==> build 82: inputs <==
==> flow/design.v (excerpt) <==
module error_correction # (
    parameter puf_sig_length     = 256,
    parameter ipid_N             = 16
)
(
    input                                clk,
    input                                rst_n,
    input        [1:0]                   pcm_instruction,
    input        [puf_sig_length-1:0]    pcm_puf_in,
    input                                pcm_puf_in_valid,
    input        [$clog2(ipid_N)-1:0]    pcm_ipid_number,
    output logic [puf_sig_length-1:0]    pcm_puf_out,
    output logic                         pcm_puf_out_valid,
    output logic                         pcm_S_c  
);
export LEC_CHECK = 0
export ABC_AREA = 0
export CAP_MARGIN = 20
export CELL_PAD_IN_SITES_DETAIL_PLACEMENT = 0
export CORE_MARGIN = 6
export CORE_UTILIZATION = 58
export GPL_TIMING_DRIVEN = 0
export MAX_ROUTING_LAYER = met5
export PLACE_DENSITY_LB_ADDON = 0.08
export SLEW_MARGIN = 20
export TNS_END_PERCENT = 25
create_clock -name core_clock -period 2.81 [get_ports {clk}]
run.sh (not shown) runs the stock make flow with config.mk's settings and CLKGATE_MAP_FILE=.
==> inputs of build 67, as changes to build 82 <==
- ABC_AREA: 0 -> not set
- CELL_PAD_IN_SITES_DETAIL_PLACEMENT: 0 -> not set
- CORE_MARGIN: 6 -> 2
- CTS_CLUSTER_SIZE: not set -> 41
- GPL_TIMING_DRIVEN: 0 -> not set
- MAX_ROUTING_LAYER: met5 -> not set
- PLACE_DENSITY_LB_ADDON: 0.08 -> not set
- SETUP_SLACK_MARGIN: not set -> -0.06
- TNS_END_PERCENT: 25 -> 5
==> flow/constraint.sdc (replaced) <==
create_clock -name core_clock -period 3.29 [get_ports {clk}]
set_input_delay 0.6580 -clock core_clock [delete_from_list [all_inputs] [get_ports {clk}]]
set_output_delay 0.6580 -clock core_clock [all_outputs]
set_load 0.01 [all_outputs]
==> inputs of build 4, as changes to build 82 <==
- ABC_AREA: 0 -> not set
- CELL_PAD_IN_SITES_DETAIL_PLACEMENT: 0 -> not set
- CORE_MARGIN: 6 -> 2
- CORE_UTILIZATION: 58 -> 70
- CTS_CLUSTER_SIZE: not set -> 59
- GPL_TIMING_DRIVEN: 0 -> not set
- MAX_ROUTING_LAYER: met5 -> not set
- PLACE_DENSITY: not set -> 0.6
- PLACE_DENSITY_LB_ADDON: 0.08 -> not set
- TNS_END_PERCENT: 25 -> not set
==> flow/constraint.sdc (replaced) <==
create_clock -name core_clock -period 3.11 [get_ports {clk}]
set_input_delay 0.6220 -clock core_clock [delete_from_list [all_inputs] [get_ports {clk}]]
set_output_delay 0.6220 -clock core_clock [all_outputs]
set_load 0.01 [all_outputs]
==> comparison table <==
quantity	build 67	build 82	build 4
Run status	finished clean	finished with violations	finished with violations
Layout check failures	-	negative setup slack	negative setup slack
Total number of nets in the final design	6077	5743	6120
Number of warning messages in the logs	36	32	46
Unrepaired setup endpoints after global routing	no	yes	yes
Clock buffers	231	227	217
Final sum of negative setup slack	0 ns	-33.01 ns	-3.03 ns
Crit-path max cell delay	0.53 ns	0.59 ns	0.63 ns
PortBufs	522	506	522
Clock network share of area	0.0576	0.0566	0.0579
Count of multi-input combinational gates	2445	2447	2445
Initial antenna violation count	5	23	20
Overall chip area	142000 um2	148000 um2	118000 um2
Worst Path Max Fanout	35	7	8
Internal Power	0.0500 W	0.0589 W	0.0533 W
Wire length on met1	86000 um	93000 um	82800 um
Highest-delay cell along the critical path	mux4_2	mux4_2	xnor2_1

==> job 4454: inputs <==
Starting RTL as in the previous note.
Design error_correction, start of the top module:
module error_correction # (
    parameter puf_sig_length     = 256,
    parameter ipid_N             = 16
)
(
    input                                clk,
    input                                rst_n,
    input        [1:0]                   pcm_instruction,
    input        [puf_sig_length-1:0]    pcm_puf_in,
    input                                pcm_puf_in_valid,
    input        [$clog2(ipid_N)-1:0]    pcm_ipid_number,
    output logic [puf_sig_length-1:0]    pcm_puf_out,
    output logic                         pcm_puf_out_valid,
    output logic                         pcm_S_c  
);
export LEC_CHECK = 0
export CAP_MARGIN = 20
export CORE_MARGIN = 2
export CORE_UTILIZATION = 65
export CTS_CLUSTER_SIZE = 51
export HOLD_SLACK_MARGIN = 0.29
export PLACE_DENSITY = 0.6
export SLEW_MARGIN = 20
create_clock -name core_clock -period 2.15 [get_ports {clk}]
==> inputs of job 3750, as changes to job 4454 <==
Settings changed: CORE_UTILIZATION 65 to 40, CTS_CLUSTER_SIZE 51 to not set, HOLD_SLACK_MARGIN 0.29 to not set.
==> flow/constraint.sdc (replaced) <==
create_clock -name core_clock -period 3.88 [get_ports {clk}]
set_input_delay 0.7760 -clock core_clock [delete_from_list [all_inputs] [get_ports {clk}]]
set_output_delay 0.7760 -clock core_clock [all_outputs]
set_load 0.01 [all_outputs]
==> inputs of job 5004, as changes to job 4454 <==
Settings changed: ABC_AREA set to 1, CORE_UTILIZATION 65 to 72, CTS_CLUSTER_DIAMETER set to 327, CTS_CLUSTER_SIZE 51 to 96, HOLD_SLACK_MARGIN 0.29 to not set, PLACE_DENSITY 0.6 to 0.41, SETUP_SLACK_MARGIN set to 0.64.
==> notes.md <==
- **class of the most critical hold timing path** register to register
- **standard cell area after detailed placement** 0.0926 mm^2
- **outcome** complete, no violations
- **part of the Yosys area used for sequential elements** 65.4%
- **Final #Nets** 5720
- **Synth Net Count** 4729
- **top layer in use** met4
- **CTS H-Tree Depth** 4
- **count of plain and timing-repair buffers** 1013
- **capture point of the worst path** pcm_puf_out[128]
- **Tcrit/Tclk final** 84.4%
- **Core Box Area** 0.200 mm^2
- **yosys cell count** 4461
- **antenna violations before repair** 9
- **Post-synth top cells** 1536 x sky130_fd_sc_hd__edfxtp_1, 431 x sky130_fd_sc_hd__mux4_2, 405 x sky130_fd_sc_hd__xnor2_1, 260 x sky130_fd_sc_hd__dfrtp_1, 249 x sky130_fd_sc_hd__nor2_1
- **number of sequential cells in the layout** 1797
- **Post-route DRC** 0
- **number of search-and-repair iterations in the first detailed-routing pass** 5
- **combinational cell power** 16.8 mW
Source of the figures above: job 3750

==> notes.md <==
- **outcome** complete, but fails checks
- **Layout Check Fail Reasons** setup timing
- **CTS H-Tree Depth** 4
- **setup slack after layout** -1170 ps
- **standard cell area after detailed placement** 0.0974 mm^2
- **number of search-and-repair iterations in the first detailed-routing pass** 6
- **antenna violations before repair** 16
- **Tcrit/Tclk final** 154%
- **leakage power** 40.1 nW
- **count of plain and timing-repair buffers** 1789
- **Post-route DRC** 0
- **part of the Yosys area used for sequential elements** 65.4%
- **Synth Net Count** 4729
- **number of sequential cells in the layout** 1797
- **Final setup viols** 385
- **Core Box Area** 0.123 mm^2
Source of the figures above: job 4454

==> notes.md <==
- **CTS root buffer** sky130_fd_sc_hd__clkbuf_16
- **number of enable-type register cells in the synthesized netlist** 1536
- **Post-synth top cells** 5511 x sky130_fd_sc_hd__nand2_1, 1536 x sky130_fd_sc_hd__edfxtp_1, 956 x sky130_fd_sc_hd__nand3_1, 582 x sky130_fd_sc_hd__inv_1, 285 x sky130_fd_sc_hd__nor2_1
- **fraction of the core area occupied by cells at floorplan** 72.6%
- **chip area** 0.128 mm^2
- **Synth Net Count** 10700
- **yosys cell count** 10400
- **register bit total from synthesis** 1797
- **Post-CTS Setup Bufs** 54
- **CTS H-Tree Depth** 1
- **part of the Yosys area used for sequential elements** 58.5%
- **standard cell area after detailed placement** 0.108 mm^2
- **Core Box Area** 0.124 mm^2
- **yosys xor share** 4.09%
- **sink count of the clock tree** 1797
- **last stage reached** global routing
- **cell types with the largest area share after synthesis** sky130_fd_sc_hd__edfxtp_1 51%, sky130_fd_sc_hd__nand2_1 23%, sky130_fd_sc_hd__dfrtp_1 7.2%
- **outcome** stopped before the end
- **first reported error** [ERROR GRT-0228] Horizontal edge usage exceeds the maximum allowed. (34, 13) usage=65535 limit=3200
Source of the figures above: job 5004


==> inputs of job 4328 <==
error_correction again, from the RTL that the note above started with.
## error_correction
module error_correction # (
    parameter puf_sig_length     = 256,
    parameter ipid_N             = 16
)
(
    input                                clk,
    input                                rst_n,
    input        [1:0]                   pcm_instruction,
    input        [puf_sig_length-1:0]    pcm_puf_in,
    input                                pcm_puf_in_valid,
    input        [$clog2(ipid_N)-1:0]    pcm_ipid_number,
    output logic [puf_sig_length-1:0]    pcm_puf_out,
    output logic                         pcm_puf_out_valid,
    output logic                         pcm_S_c  
);  
typedef enum logic [1:0] {IDLE, PROVISION_ID, CORRECT_SIG} state_t;
state_t state_r; 
logic [(6*(puf_sig_length/16))-1:0] parity_bits [0:ipid_N-1];
wire [puf_sig_length-1:0] temp_corrected_out; 
genvar j;
generate
    for (j =0; j < puf_sig_length/16; j++) begin
  ...
clock: 5.0 ns
lec_check: 0
abc_area: 1
cap_margin: 25
cell_pad_in_sites_global_placement: 2
core_aspect_ratio: 0.53
core_margin: 4
core_utilization: 40
cts_cluster_diameter: 199
gpl_timing_driven: 0
hold_slack_margin: -0.07
max_routing_layer: met4
min_routing_layer: met2
slew_margin: 20
==> job 9342 (differences from job 4328) <==
==> flow/config.mk (replaced) <==
export PLATFORM = sky130hd
export DESIGN_NAME = error_correction
export DESIGN_NICKNAME = error_correction
export VERILOG_FILES = /design/flow/design.v
export SDC_FILE = /design/flow/constraint.sdc
export NUM_CORES = 4
export LEC_CHECK = 0
export CAP_MARGIN = 20
export CORE_MARGIN = 2
export CORE_UTILIZATION = 47
export SETUP_SLACK_MARGIN = 0.71
export SLEW_MARGIN = 20
==> flow/constraint.sdc (replaced) <==
create_clock -name core_clock -period 2.71 [get_ports {clk}]
set_input_delay 0.5420 -clock core_clock [delete_from_list [all_inputs] [get_ports {clk}]]
set_output_delay 0.5420 -clock core_clock [all_outputs]
set_load 0.01 [all_outputs]
==> job 1094 (differences from job 4328) <==
==> flow/config.mk (replaced) <==
export PLATFORM = sky130hd
export DESIGN_NAME = error_correction
export DESIGN_NICKNAME = error_correction
export VERILOG_FILES = /design/flow/design.v
export SDC_FILE = /design/flow/constraint.sdc
export NUM_CORES = 4
export LEC_CHECK = 0
export CAP_MARGIN = 20
export CORE_MARGIN = 2
export CORE_UTILIZATION = 40
export MIN_ROUTING_LAYER = met2
export SLEW_MARGIN = 20
export TNS_END_PERCENT = 75
==> flow_metrics.env <==
# implementation run metrics
export IMPL_yosys_area_share_aoi_pct=1.005
export IMPL_die_h_um=353.4
export IMPL_simple_gate_area_share_pct=31.62
export IMPL_use_met1_pct=0
export IMPL_gr_total_overflow=76
export IMPL_lastStage="global routing"
export IMPL_dp_cells=14030
export IMPL_cts_buffer_depth=4
export IMPL_status="stopped before the end"
export IMPL_synth_cells=10420
export IMPL_dpl_instance_area_mm2=0.1022
export IMPL_gp_congestion=1.020
export IMPL_syn_num_nets=10690
export IMPL_error="[ERROR GRT-0116] Global routing finished with congestion. Check the congestion regions in the DRC Viewer."
# the run above: job 4328

==> flow_metrics.env <==
# flow metrics
export IMPL_status="timing/DRC/antenna clean"
export IMPL_edf_count=1536
export IMPL_die_h_um=452.8
export IMPL_yosys_area_share_aoi_pct=3.031
export IMPL_ys_area_mm2=0.08057
export IMPL_worstPathRequired_ns=5.71
export IMPL_syn_num_nets=4729
export IMPL_dpl_instance_area_mm2=0.09008
export IMPL_gp_congestion=0.9528
export IMPL_synth_cells=4461
export IMPL_comb_area_mm2=0.02680
export IMPL_simple_gate_area_share_pct=5.615
export IMPL_cts_buffer_depth=3
export IMPL_gr_total_overflow=0
export IMPL_dp_cells=7613
export IMPL_post_route_util_pct=48.23
export IMPL_clock_power_share_pct=30.9
# the run above: job 1094

==> flow_metrics.env <==
# flow metrics
export IMPL_status="finished with violations"
export IMPL_so_faults="setup timing"
export IMPL_busiest_layer="met2"
export IMPL_finalSetupViolCount=31
export IMPL_dp_cells=8092
export IMPL_yosys_area_share_aoi_pct=3.031
export IMPL_use_met1_pct=34.26
export IMPL_instances_no_fill=8575
export IMPL_die_h_um=418.0
export IMPL_fin_ws_ns=-0.07707
export IMPL_gr_total_overflow=0
export IMPL_critPathSlowestCell="mux4_2"
export IMPL_simple_gate_area_share_pct=5.615
export IMPL_syn_num_nets=4729
export IMPL_cts_buffer_depth=3
# the run above: job 9342


==> quartz <==
Starting RTL as in the previous note.
==> flow/design.v (excerpt) <==
module error_correction # (
    parameter puf_sig_length     = 256,
    parameter ipid_N             = 16
)
(
    input                                clk,
    input                                rst_n,
    input        [1:0]                   pcm_instruction,
    input        [puf_sig_length-1:0]    pcm_puf_in,
    input                                pcm_puf_in_valid,
    input        [$clog2(ipid_N)-1:0]    pcm_ipid_number,
    output logic [puf_sig_length-1:0]    pcm_puf_out,
    output logic                         pcm_puf_out_valid,
    output logic                         pcm_S_c  
);
clock: 5.0 ns
lec_check: 0
abc_area: 1
cap_margin: 25
cell_pad_in_sites_global_placement: 2
core_aspect_ratio: 1.14
core_margin: 4
core_utilization: 66
cts_cluster_diameter: 199
cts_cluster_size: 68
gpl_timing_driven: 0
hold_slack_margin: -0.07
max_routing_layer: met4
min_routing_layer: met2
slew_margin: 20
==> fjord (differences from quartz) <==
==> flow/config.mk (replaced) <==
export PLATFORM = sky130hd
export DESIGN_NAME = error_correction
export DESIGN_NICKNAME = error_correction
export VERILOG_FILES = /design/flow/design.v
export SDC_FILE = /design/flow/constraint.sdc
export NUM_CORES = 4
export LEC_CHECK = 0
export ABC_AREA = 1
export CAP_MARGIN = 20
export CELL_PAD_IN_SITES_DETAIL_PLACEMENT = 2
export CELL_PAD_IN_SITES_GLOBAL_PLACEMENT = 2
export CORE_MARGIN = 2
export CORE_UTILIZATION = 35
export GPL_TIMING_DRIVEN = 0
export MIN_ROUTING_LAYER = met2
export SETUP_SLACK_MARGIN = 0.72
export SLEW_MARGIN = 35
export TNS_END_PERCENT = 75
==> qor summary <==
item                                                                                quartz                      fjord
Outcome                                                             stopped before the end   timing/DRC/antenna clean
Stage where the flow stopped                                  global placement without I/O                          -
Aoi/oai-family share of the synthesized area                                       0.01005                    0.01005
Die Ht                                                                            402.3 um                   511.1 um
Yosys warning tally                                                                      1                          1
Die ar.                                                                         142400 um2                 261300 um2
EDFF count, synth                                                                     1536                       1536
Floorplan-stage core utilization                                                    0.6653                     0.3513
Largest area contributor in the synthesized netlist              sky130_fd_sc_hd__edfxtp_1  sky130_fd_sc_hd__edfxtp_1
Synth Cell Area                                                                  90020 um2                  90020 um2
Cell row count                                                                         144                        186
Tally of unique sky130hd cells used after synthesis                                     39                         39
Width of the die                                                                  353.9 um                   511.1 um
Library cell with the highest instance count after synthesis      sky130_fd_sc_hd__nand2_1   sky130_fd_sc_hd__nand2_1
Placeable core area                                                             135300 um2                 256200 um2
Syn_area_per_cell                                                                8.636 um2                  8.636 um2
Top-area cell type share of the netlist area                                        0.5124                     0.5124

==> inputs of pepper <==
Starting RTL as in the previous note.
Settings: LEC_CHECK=0, CAP_MARGIN=20, CORE_MARGIN=2, CORE_UTILIZATION=70, CTS_CLUSTER_SIZE=37, PLACE_DENSITY=0.6, SETUP_SLACK_MARGIN=0.74, SLEW_MARGIN=20; clock period 2.9 ns.
==> tundra: changes against pepper <==
Settings changed: CORE_UTILIZATION 70 to 64, CTS_CLUSTER_SIZE 37 to 54, HOLD_SLACK_MARGIN set to 0.29, PLACE_DENSITY 0.6 to unset, SETUP_SLACK_MARGIN 0.74 to -0.18.
==> flow/constraint.sdc (replaced) <==
create_clock -name core_clock -period 2.15 [get_ports {clk}]
set_input_delay 0.4300 -clock core_clock [delete_from_list [all_inputs] [get_ports {clk}]]
set_output_delay 0.4300 -clock core_clock [all_outputs]
set_load 0.01 [all_outputs]
==> ember: changes against pepper <==
Settings changed: CORE_UTILIZATION 70 to 66, CTS_CLUSTER_SIZE 37 to unset, PLACE_DENSITY 0.6 to unset, SETUP_SLACK_MARGIN 0.74 to 0.93.
==> flow/constraint.sdc (replaced) <==
create_clock -name core_clock -period 3.36 [get_ports {clk}]
set_input_delay 0.6720 -clock core_clock [delete_from_list [all_inputs] [get_ports {clk}]]
set_output_delay 0.6720 -clock core_clock [all_outputs]
set_load 0.01 [all_outputs]
==> impl_summary.log <==
[report] implementation figures
INFO  metric status = complete, but fails checks
INFO  metric check-failures = setup timing
INFO  metric cts.hold.buffers_added = 6
INFO  metric grt_util_met1 = 48.7%
INFO  metric initial_core_util = 64.3%
INFO  metric grt_met2_use = 65.6%
INFO  metric setup_viol = 519
INFO  metric dp_worst_setup_slack = -1560 ps
INFO  metric die_h = 359 um
INFO  metric chipArea = 0.129 mm^2
INFO  metric globalRouteOverflowTotal = 0
INFO  metric setup_ws = -788 ps
Source of the figures above: tundra

==> impl_summary.log <==
[flow] summary of implementation run
INFO  metric die_h = 343 um
INFO  metric pin_count = 523
INFO  metric dp_worst_setup_slack = -893 ps
INFO  metric lastStage = 5_1_grt
INFO  metric status = stopped before the end
INFO  metric globalRouteOverflowTotal = 1326
INFO  metric fp_nets = 4729
INFO  metric chipArea = 0.118 mm^2
INFO  metric initial_core_util = 70.6%
INFO  metric grt_met2_use = 99.0%
INFO  metric cts.hold.buffers_added = 1
INFO  metric grt_util_met1 = 85.1%
INFO  metric error = [ERROR GRT-0232] Routing congestion too high. Check the congestion heatmap in the GUI.
Source of the figures above: pepper

==> impl_summary.log <==
[report] implementation figures
INFO  metric status = timing/DRC/antenna clean
INFO  metric setup_ws = 36.3 ps
INFO  metric cts.hold.buffers_added = 1
INFO  metric power = 80.4 mW
INFO  metric initial_core_util = 66.4%
INFO  metric setup_viol = 0
INFO  metric globalRouteOverflowTotal = 0
INFO  metric die_h = 353 um
INFO  metric dp_worst_setup_slack = -525 ps
INFO  metric grt_met2_use = 70.9%
Source of the figures above: ember

Power and IR drop assume default switching activity.
